// ALU
module ALU(
    clk,
    rst_n,
    valid,
    ready,
    mode,
    in_A,
    in_B,
    out
);
Settings: LEC_CHECK=0, CAP_MARGIN=20, CORE_MARGIN=2, CORE_UTILIZATION=70, CTS_CLUSTER_DIAMETER=32, CTS_CLUSTER_SIZE=37, SETUP_SLACK_MARGIN=0.6, SLEW_MARGIN=20; clock period 3.48 ns.
run.sh (not shown) runs the stock make flow with config.mk's settings and CLKGATE_MAP_FILE=.
The first run aborted during clock tree synthesis (4_1_cts) on DPL-0038.
Next try:
--- a/flow/config.mk
+++ b/flow/config.mk
@@ -9,6 +9,4 @@
 export CORE_MARGIN = 2
-export CORE_UTILIZATION = 70
-export CTS_CLUSTER_DIAMETER = 32
-export CTS_CLUSTER_SIZE = 37
-export SETUP_SLACK_MARGIN = 0.6
+export CORE_UTILIZATION = 57
+export CTS_CLUSTER_SIZE = 98
 export SLEW_MARGIN = 20
==> flow/constraint.sdc (replaced) <==
create_clock -name core_clock -period 6.13 [get_ports {clk}]
set_input_delay 1.2260 -clock core_clock [delete_from_list [all_inputs] [get_ports {clk}]]
set_output_delay 1.2260 -clock core_clock [all_outputs]
set_load 0.01 [all_outputs]
Outcome: The changed run completed without violations; area after synthesis does not change; die area went up by about a fifth; synthesized cell count stays the same.
Next try:
--- a/flow/config.mk
+++ b/flow/config.mk
@@ -8,5 +8,6 @@
 export CAP_MARGIN = 20
+export CORE_ASPECT_RATIO = 0.5
 export CORE_MARGIN = 2
-export CORE_UTILIZATION = 57
-export CTS_CLUSTER_SIZE = 98
+export CORE_UTILIZATION = 69
 export SLEW_MARGIN = 20
+export TNS_END_PERCENT = 5
==> flow/constraint.sdc (replaced) <==
create_clock -name core_clock -period 8.0 [get_ports {clk}]
set_input_delay 1.6000 -clock core_clock [delete_from_list [all_inputs] [get_ports {clk}]]
set_output_delay 1.6000 -clock core_clock [all_outputs]
set_load 0.01 [all_outputs]
=>
- count of clock-buffer cells in the layout goes up by 3
- power decreases by about 22%
- synthesized cell count is unchanged
- cell count falls by 2.3%
- cell area goes down by about 0.9%
- non-clock buffer count went down by 4
- routed wire length falls by 0.44%
- hold slack loses 0.011 ns
- via count came out higher by 6.7%
- sequential power decreases by about 24%
- clock power drops by about 30%
Next try:
--- a/flow/config.mk
+++ b/flow/config.mk
@@ -7,7 +7,9 @@
 export LEC_CHECK = 0
-export CAP_MARGIN = 20
-export CORE_ASPECT_RATIO = 0.5
+export CAP_MARGIN = 0
+export CELL_PAD_IN_SITES_DETAIL_PLACEMENT = 1
+export CELL_PAD_IN_SITES_GLOBAL_PLACEMENT = 1
 export CORE_MARGIN = 2
-export CORE_UTILIZATION = 69
+export CORE_UTILIZATION = 20
+export CTS_CLUSTER_DIAMETER = 303
+export PLACE_DENSITY = 0.81
 export SLEW_MARGIN = 20
-export TNS_END_PERCENT = 5
What happened: The changed run passed the timing, design-rule and antenna checks. Clock skew came out higher by 0.0064 ns. Global-route usage went down by 30 points. Register-to-register slack gains 0.32 ns. Setup slack gains 0.32 ns. Clock-buffer cell count is lower by 1. Cell count goes up by about 30%. Total power rises by about 0.5%. Routed wire length grows by about 20%.

* * *

Starting RTL as in the previous note.
==> flow/design.v (excerpt) <==
module ALU(
    clk,
    rst_n,
    valid,
    ready,
    mode,
    in_A,
    in_B,
    out
);
    input         clk, rst_n;
    input         valid;
    input  [1:0]  mode;  
    output        ready;
    input  [31:0] in_A, in_B;
    output [63:0] out;
    parameter IDLE = 3'd0;
    parameter MUL  = 3'd1;
    parameter DIV  = 3'd2;
    parameter AND = 3'd3;
    parameter OR = 3'd4;
    parameter OUT  = 3'd5;
    reg  [ 2:0] state, state_nxt;
    reg  [ 4:0] counter, counter_nxt;
    reg  [63:0] shreg, shreg_nxt;
    reg  [31:0] alu_in, alu_in_nxt;
    reg  [32:0] alu_out;
    reg         ready;
    assign out = shreg;
    always @(*) begin
        if(state==OUT) ready = 1;
        else ready = 0;
    end
    always @(*) begin
        case(state)
            IDLE: begin
                if(!valid)                state_nxt = IDLE;
                else if(valid && mode==0) state_nxt = MUL;
  ...
Settings: LEC_CHECK=0, CAP_MARGIN=20, CORE_MARGIN=2, CORE_UTILIZATION=67, CTS_CLUSTER_DIAMETER=32, HOLD_SLACK_MARGIN=0.3, SETUP_SLACK_MARGIN=-0.22, SLEW_MARGIN=20; clock period 2.92 ns.
The starting point ended with an error in global routing (GRT-0232).
Rerun with:
--- a/flow/config.mk
+++ b/flow/config.mk
@@ -10 +10 @@
-export CORE_UTILIZATION = 67
+export CORE_UTILIZATION = 70
@@ -12,2 +12 @@
-export HOLD_SLACK_MARGIN = 0.3
-export SETUP_SLACK_MARGIN = -0.22
+export CTS_CLUSTER_SIZE = 37
==> flow/constraint.sdc (replaced) <==
create_clock -name core_clock -period 2.87 [get_ports {clk}]
set_input_delay 0.5740 -clock core_clock [delete_from_list [all_inputs] [get_ports {clk}]]
set_output_delay 0.5740 -clock core_clock [all_outputs]
set_load 0.01 [all_outputs]
The changed run ended with an error in clock tree synthesis. Die area went down by about 4%. Synthesized area does not change. Synthesized cell count stays the same.
Rerun with:
--- a/flow/config.mk
+++ b/flow/config.mk
@@ -10,3 +10 @@
-export CORE_UTILIZATION = 70
-export CTS_CLUSTER_DIAMETER = 32
-export CTS_CLUSTER_SIZE = 37
+export CORE_UTILIZATION = 22
==> flow/constraint.sdc (replaced) <==
create_clock -name core_clock -period 11.9 [get_ports {clk}]
set_input_delay 2.3800 -clock core_clock [delete_from_list [all_inputs] [get_ports {clk}]]
set_output_delay 2.3800 -clock core_clock [all_outputs]
set_load 0.01 [all_outputs]
With this change the flow produced a clean layout.
Synthesized area stays the same.
Synthesized cell count does not change.
Die area rises to 3.1 times its value.
Rerun with:
--- a/flow/config.mk
+++ b/flow/config.mk
@@ -10 +10,3 @@
-export CORE_UTILIZATION = 22
+export CORE_UTILIZATION = 65
+export CTS_CLUSTER_DIAMETER = 32
+export SETUP_SLACK_MARGIN = 0.6
@@ -11,0 +14 @@
+export TNS_END_PERCENT = 5
==> flow/constraint.sdc (replaced) <==
create_clock -name core_clock -period 3.48 [get_ports {clk}]
set_input_delay 0.6960 -clock core_clock [delete_from_list [all_inputs] [get_ports {clk}]]
set_output_delay 0.6960 -clock core_clock [all_outputs]
set_load 0.01 [all_outputs]
After rerunning: This time the run finished with negative setup slack left. Total power climbs to 4.6 times its value. Design area climbs by 12%. Worst setup slack is worse by 7.5 ns. Clock skew grows by 0.0050 ns. Wire length grows by 26%. Critical path depth increases by 5. Synthesized cell count is unchanged.
Rerun with:
--- a/flow/config.mk
+++ b/flow/config.mk
@@ -7,0 +8 @@
+export ABC_AREA = 1
@@ -8,0 +10 @@
+export CORE_ASPECT_RATIO = 0.5
@@ -10,3 +12,3 @@
-export CORE_UTILIZATION = 65
-export CTS_CLUSTER_DIAMETER = 32
-export SETUP_SLACK_MARGIN = 0.6
+export CORE_UTILIZATION = 72
+export CTS_CLUSTER_DIAMETER = 394
+export CTS_CLUSTER_SIZE = 100
@@ -14 +15,0 @@
-export TNS_END_PERCENT = 5
After rerunning:
- The new run ran to the end with no violations
- die size goes up by a few percent
- setup slack is better by 0.30 ns
- maximum frequency goes up by a little under a tenth
- wire length fell by a few percent
- register-to-register slack improved by 0.30 ns
- area after synthesis came out higher by about a fifth
- sequential power hardly moves
- total power came out lower by about a fifth
Rerun with:
--- a/flow/config.mk
+++ b/flow/config.mk
@@ -8 +7,0 @@
-export ABC_AREA = 1
@@ -10 +8,0 @@
-export CORE_ASPECT_RATIO = 0.5
@@ -12,3 +10 @@
-export CORE_UTILIZATION = 72
-export CTS_CLUSTER_DIAMETER = 394
-export CTS_CLUSTER_SIZE = 100
+export CORE_UTILIZATION = 67
==> flow/constraint.sdc (replaced) <==
create_clock -name core_clock -period 3.37 [get_ports {clk}]
set_input_delay 0.6740 -clock core_clock [delete_from_list [all_inputs] [get_ports {clk}]]
set_output_delay 0.6740 -clock core_clock [all_outputs]
set_load 0.01 [all_outputs]
The new run produced a layout that fails on negative setup slack. Clock skew is about the same. Utilization rises by 2.4 points. Non-clock buffer count rose by 104. Critical path depth decreases by 6. Fmax shrinks by 2.1%. Global-route usage falls by 8.1 points.
No activity file was given, so power comes from the tool's default toggle rates.
